==> inputs of job 8576 <==
==> flow/design.v <==
`timescale 1ns / 1ps
module compression(
    input [31:0] Ki, Wi,
    input [31:0] ain, bin, cin, din, ein, fin, gin, hin,
    output [31:0] aout, bout, cout, dout, eout, fout, gout, hout
    );
    wire [31:0] S0, S1, T1, T2, Ch_efg, Maj_abc;
    assign S0 = ({ain[1:0],ain[31:2]}) ^ ({ain[12:0],ain[31:13]}) ^ ({ain[21:0],ain[31:22]});
    assign S1 = ({ein[5:0],ein[31:6]}) ^ ({ein[10:0],ein[31:11]}) ^ ({ein[24:0],ein[31:25]});
    assign Maj_abc = (ain & bin) ^ (ain & cin) ^ (bin & cin);
    assign Ch_efg = (ein & fin) ^ (~ein & gin);
    assign T1 = hin + S1 + Ch_efg + Ki + Wi;
    assign T2 = S0 + Maj_abc;
    assign aout = T1 + T2;
    assign bout = ain;
    assign cout = bin;
    assign dout = cin;
    assign eout = din + T1;
    assign fout = ein;
    assign gout = fin;
    assign hout = gin;
endmodule
`timescale 1ns / 1ps
module sigma0(
    input [31:0] X,
    output [31:0] Y
    );
    assign Y = {X[6:0], X[31:7]} ^ {X[17:0], X[31:18]} ^ {3'b000, X[31:3]};
endmodule
module sigma1(
    input [31:0] X,
    output [31:0] Y
    );
    assign Y = {X[16:0], X[31:17]} ^ {X[18:0], X[31:19]} ^ {10'b0000000000, X[31:10]};
endmodule
module expander(
    input [31:0] Wm16, Wm15, Wm7, Wm2,
    output [31:0] Wnext
    );
    wire [31:0] sigmaL0Out, sigmaL1Out;
    sigma0 s0(.X(Wm15), .Y(sigmaL0Out));
    sigma1 s1(.X(Wm2), .Y(sigmaL1Out));
    assign Wnext = sigmaL1Out + Wm7 + sigmaL0Out + Wm16;
endmodule
`timescale 1ns / 1ps
module sha256_core(
    input clk, rst_n,
    input start,                
    input init,                 
    input [511:0] block,        
    output reg ready,
    output reg done,
    output [255:0] hash
    );
    localparam
        H01 = 32'h6A09E667,
        H02 = 32'hBB67AE85,
        H03 = 32'h3C6EF372,
        H04 = 32'hA54FF53A,
        H05 = 32'h510E527F,
        H06 = 32'h9B05688C,
        H07 = 32'h1F83D9AB,
        H08 = 32'h5BE0CD19;
    reg [31:0] H0, H1, H2, H3, H4, H5, H6, H7;
    reg [31:0] a, b, c, d, e, f, g, h;
    reg [31:0] W [0:15];
    reg [6:0] counter;
    reg busy;
    reg [31:0] Ki;
    always @(*)
        begin
            case(counter[5:0])
            6'd0:  Ki = 32'h428a2f98; 6'd1:  Ki = 32'h71374491; 6'd2:  Ki = 32'hb5c0fbcf; 6'd3:  Ki = 32'he9b5dba5;
            6'd4:  Ki = 32'h3956c25b; 6'd5:  Ki = 32'h59f111f1; 6'd6:  Ki = 32'h923f82a4; 6'd7:  Ki = 32'hab1c5ed5;
            6'd8:  Ki = 32'hd807aa98; 6'd9:  Ki = 32'h12835b01; 6'd10: Ki = 32'h243185be; 6'd11: Ki = 32'h550c7dc3;
            6'd12: Ki = 32'h72be5d74; 6'd13: Ki = 32'h80deb1fe; 6'd14: Ki = 32'h9bdc06a7; 6'd15: Ki = 32'hc19bf174;
            6'd16: Ki = 32'he49b69c1; 6'd17: Ki = 32'hefbe4786; 6'd18: Ki = 32'h0fc19dc6; 6'd19: Ki = 32'h240ca1cc;
            6'd20: Ki = 32'h2de92c6f; 6'd21: Ki = 32'h4a7484aa; 6'd22: Ki = 32'h5cb0a9dc; 6'd23: Ki = 32'h76f988da;
            6'd24: Ki = 32'h983e5152; 6'd25: Ki = 32'ha831c66d; 6'd26: Ki = 32'hb00327c8; 6'd27: Ki = 32'hbf597fc7;
            6'd28: Ki = 32'hc6e00bf3; 6'd29: Ki = 32'hd5a79147; 6'd30: Ki = 32'h06ca6351; 6'd31: Ki = 32'h14292967;
            6'd32: Ki = 32'h27b70a85; 6'd33: Ki = 32'h2e1b2138; 6'd34: Ki = 32'h4d2c6dfc; 6'd35: Ki = 32'h53380d13;
            6'd36: Ki = 32'h650a7354; 6'd37: Ki = 32'h766a0abb; 6'd38: Ki = 32'h81c2c92e; 6'd39: Ki = 32'h92722c85;
            6'd40: Ki = 32'ha2bfe8a1; 6'd41: Ki = 32'ha81a664b; 6'd42: Ki = 32'hc24b8b70; 6'd43: Ki = 32'hc76c51a3;
            6'd44: Ki = 32'hd192e819; 6'd45: Ki = 32'hd6990624; 6'd46: Ki = 32'hf40e3585; 6'd47: Ki = 32'h106aa070;
            6'd48: Ki = 32'h19a4c116; 6'd49: Ki = 32'h1e376c08; 6'd50: Ki = 32'h2748774c; 6'd51: Ki = 32'h34b0bcb5;
            6'd52: Ki = 32'h391c0cb3; 6'd53: Ki = 32'h4ed8aa4a; 6'd54: Ki = 32'h5b9cca4f; 6'd55: Ki = 32'h682e6ff3;
            6'd56: Ki = 32'h748f82ee; 6'd57: Ki = 32'h78a5636f; 6'd58: Ki = 32'h84c87814; 6'd59: Ki = 32'h8cc70208;
            6'd60: Ki = 32'h90befffa; 6'd61: Ki = 32'ha4506ceb; 6'd62: Ki = 32'hbef9a3f7; default: Ki = 32'hc67178f2;
            endcase
        end
    wire [31:0] an, bn, cn, dn, en, fn, gn, hn;
    wire [31:0] Wnext;
    compression u_compression(
        .Ki(Ki), .Wi(W[0]),
        .ain(a), .bin(b), .cin(c), .din(d), .ein(e), .fin(f), .gin(g), .hin(h),
        .aout(an), .bout(bn), .cout(cn), .dout(dn), .eout(en), .fout(fn), .gout(gn), .hout(hn)
        );
    expander u_expander(
        .Wm16(W[0]), .Wm15(W[1]), .Wm7(W[9]), .Wm2(W[14]),
        .Wnext(Wnext)
        );
    assign hash = {H0, H1, H2, H3, H4, H5, H6, H7};
    integer i;
    always @(posedge clk)
        begin
            if (~rst_n)
                begin
                    H0 <= H01; H1 <= H02; H2 <= H03; H3 <= H04;
                    H4 <= H05; H5 <= H06; H6 <= H07; H7 <= H08;
                    counter <= 0;
                    busy <= 0;
                    ready <= 1;
                    done <= 0;
                end
            else
                begin
                    done <= 0;
                    if (ready && start)
                        begin
                            if (init)
                                begin
                                    H0 <= H01; H1 <= H02; H2 <= H03; H3 <= H04;
                                    H4 <= H05; H5 <= H06; H6 <= H07; H7 <= H08;
                                    a <= H01; b <= H02; c <= H03; d <= H04;
                                    e <= H05; f <= H06; g <= H07; h <= H08;
                                end
                            else
                                begin
                                    a <= H0; b <= H1; c <= H2; d <= H3;
                                    e <= H4; f <= H5; g <= H6; h <= H7;
                                end
                            for (i = 0; i < 16; i = i + 1)
                                W[i] <= block[511-32*i -: 32];
                            counter <= 0;
                            busy <= 1;
                            ready <= 0;
                        end
                    else if (busy)
                        begin
                            if (counter == 64)
                                begin
                                    H0 <= H0 + a; H1 <= H1 + b; H2 <= H2 + c; H3 <= H3 + d;
                                    H4 <= H4 + e; H5 <= H5 + f; H6 <= H6 + g; H7 <= H7 + h;
                                    busy <= 0;
                                    ready <= 1;
                                    done <= 1;
                                end
                            else
                                begin
                                    a <= an; b <= bn; c <= cn; d <= dn;
                                    e <= en; f <= fn; g <= gn; h <= hn;
                                    for (i = 0; i < 15; i = i + 1)
                                        W[i] <= W[i+1];
                                    W[15] <= Wnext;
                                    counter <= counter + 1;
                                end
                        end
                end
        end
endmodule
==> flow/run.sh <==
#!/bin/bash
# the make line also repeats each setting of config.mk as NAME=value (left out here)
make -C /OpenROAD-flow-scripts/flow DESIGN_CONFIG=/design/flow/config.mk WORK_HOME=/design/flow/orfs CLKGATE_MAP_FILE= finish
==> flow/config.mk <==
export PLATFORM = sky130hd
export DESIGN_NAME = sha256_core
export DESIGN_NICKNAME = sha256_core
export VERILOG_FILES = /design/flow/design.v
export SDC_FILE = /design/flow/constraint.sdc
export NUM_CORES = 4
export LEC_CHECK = 0
export ABC_AREA = 1
export CAP_MARGIN = 20
export CORE_MARGIN = 2
export CORE_UTILIZATION = 58
export HOLD_SLACK_MARGIN = 0.28
export SLEW_MARGIN = 20
export TNS_END_PERCENT = 5
==> flow/constraint.sdc <==
create_clock -name core_clock -period 5.08 [get_ports {clk}]
set_input_delay 1.0160 -clock core_clock [delete_from_list [all_inputs] [get_ports {clk}]]
set_output_delay 1.0160 -clock core_clock [all_outputs]
set_load 0.01 [all_outputs]
==> job 1872: changes against job 8576 <==
--- a/flow/config.mk
+++ b/flow/config.mk
@@ -10,5 +10,5 @@
 export CORE_MARGIN = 2
-export CORE_UTILIZATION = 58
-export HOLD_SLACK_MARGIN = 0.28
+export CORE_UTILIZATION = 71
+export PLACE_DENSITY_LB_ADDON = 0.11
+export SETUP_SLACK_MARGIN = 1.87
 export SLEW_MARGIN = 20
-export TNS_END_PERCENT = 5
==> flow/constraint.sdc (replaced) <==
create_clock -name core_clock -period 6.67 [get_ports {clk}]
set_input_delay 1.3340 -clock core_clock [delete_from_list [all_inputs] [get_ports {clk}]]
set_output_delay 1.3340 -clock core_clock [all_outputs]
set_load 0.01 [all_outputs]
==> results <==
metric                                                                               job 1872         job 8576
Status                                                              aborted with a tool error  failed layout checks
Last stage reached                                                                    5_1_grt                -
Violated checks                                                                             -     setup timing
Number of cell instances after yosys synthesis                                          10143            10143
Fraction of the core area occupied by cells at floorplan                               0.7162           0.5839
Count leader, synth                                                                   nand2_1          nand2_1
Cts bufs inserted                                                                         111              115
Post-Place Setup Slack                                                              0.2328 ns        -1.320 ns
Number of resized instances in the post-cts repair step                                   481              317
Instance area at placement                                                         86130 um^2       90640 um^2
Dominant register cell                                                               edfxtp_1         edfxtp_1
Final weighted congestion of routability-driven global placement                        1.248            1.147
Core area                                                                         107100 um^2      131300 um^2
Floorplan die width                                                                  332.6 um         367.6 um
Post-DP HPWL                                                                        237700 um        266900 um
Count of flip-flops with a built-in enable after synthesis                                768              768
Number of setup buffers added after CTS                                                   160               34
Portion of synthesized cell area occupied by the leading cell type                     0.3008           0.3008
Die area                                                                          110600 um^2      135100 um^2
Total instance count after detailed placement                                           12026            12975
Die Y-Extent                                                                         332.6 um         367.6 um
Share of async-settable or async-resettable flops after synthesis                           0                0
IO Count                                                                                  774              774
Row Count                                                                                 120              133

* * *

==> run a: inputs <==
Starts from the design.v that is shown in full above.
Settings: LEC_CHECK=0, CAP_MARGIN=20, CORE_MARGIN=2, CORE_UTILIZATION=56, CTS_CLUSTER_SIZE=94, PLACE_DENSITY=0.6, SLEW_MARGIN=20; clock period 6.62 ns.
run.sh (not shown) runs the stock make flow with config.mk's settings and CLKGATE_MAP_FILE=.
==> inputs of run b, as changes to run a <==
- ABC_AREA: not set -> 1
- CAP_MARGIN: 20 -> 35
- CORE_UTILIZATION: 56 -> 71
- CTS_CLUSTER_DIAMETER: not set -> 329
- CTS_CLUSTER_SIZE: 94 -> 39
- HOLD_SLACK_MARGIN: not set -> 0.3
- MAX_ROUTING_LAYER: not set -> met4
- PLACE_DENSITY: 0.6 -> 0.64
- SETUP_SLACK_MARGIN: not set -> 0.67
- TNS_END_PERCENT: not set -> 5
==> flow/constraint.sdc (replaced) <==
create_clock -name core_clock -period 4.31 [get_ports {clk}]
set_input_delay 0.8620 -clock core_clock [delete_from_list [all_inputs] [get_ports {clk}]]
set_output_delay 0.8620 -clock core_clock [all_outputs]
set_load 0.01 [all_outputs]
==> results <==
Status: run b did not finish; run a failed layout checks
Stage where the flow stopped: run b 5_1_grt; run a -
Reasons for failing layout checks: run b -; run a setup timing
Post-synthesis share of cell area spent on full adders, half adders and majority gates: run b 11.5%; run a 12.3%
Post-CTS setup buffers: run b 30; run a 17
Compound-gate portion of the synthesized area: run b 14.4%; run a 15.5%
Post-cts repair resize count: run b 426; run a 108
Die Span Y: run b 333 um; run a 361 um
Cell Count Post-Placement: run b 12579; run a 10688
Fraction of synthesized cell area taken by the top area cell type: run b 30.1%; run a 32.3%
Horiz. Die Dim: run b 333 um; run a 361 um
Cell area reported after detailed placement: run b 0.0898 mm2; run a 0.0835 mm2
Synth Instances: run b 10143; run a 8226
Sequential share of the synthesized area: run b 37.9%; run a 40.6%
Post-Synthesis Mean Instance Area: run b 7.56 um2; run a 8.69 um2
Area of the core: run b 0.107 mm2; run a 0.127 mm2
Chip area line of the yosys report: run b 0.0767 mm2; run a 0.0715 mm2
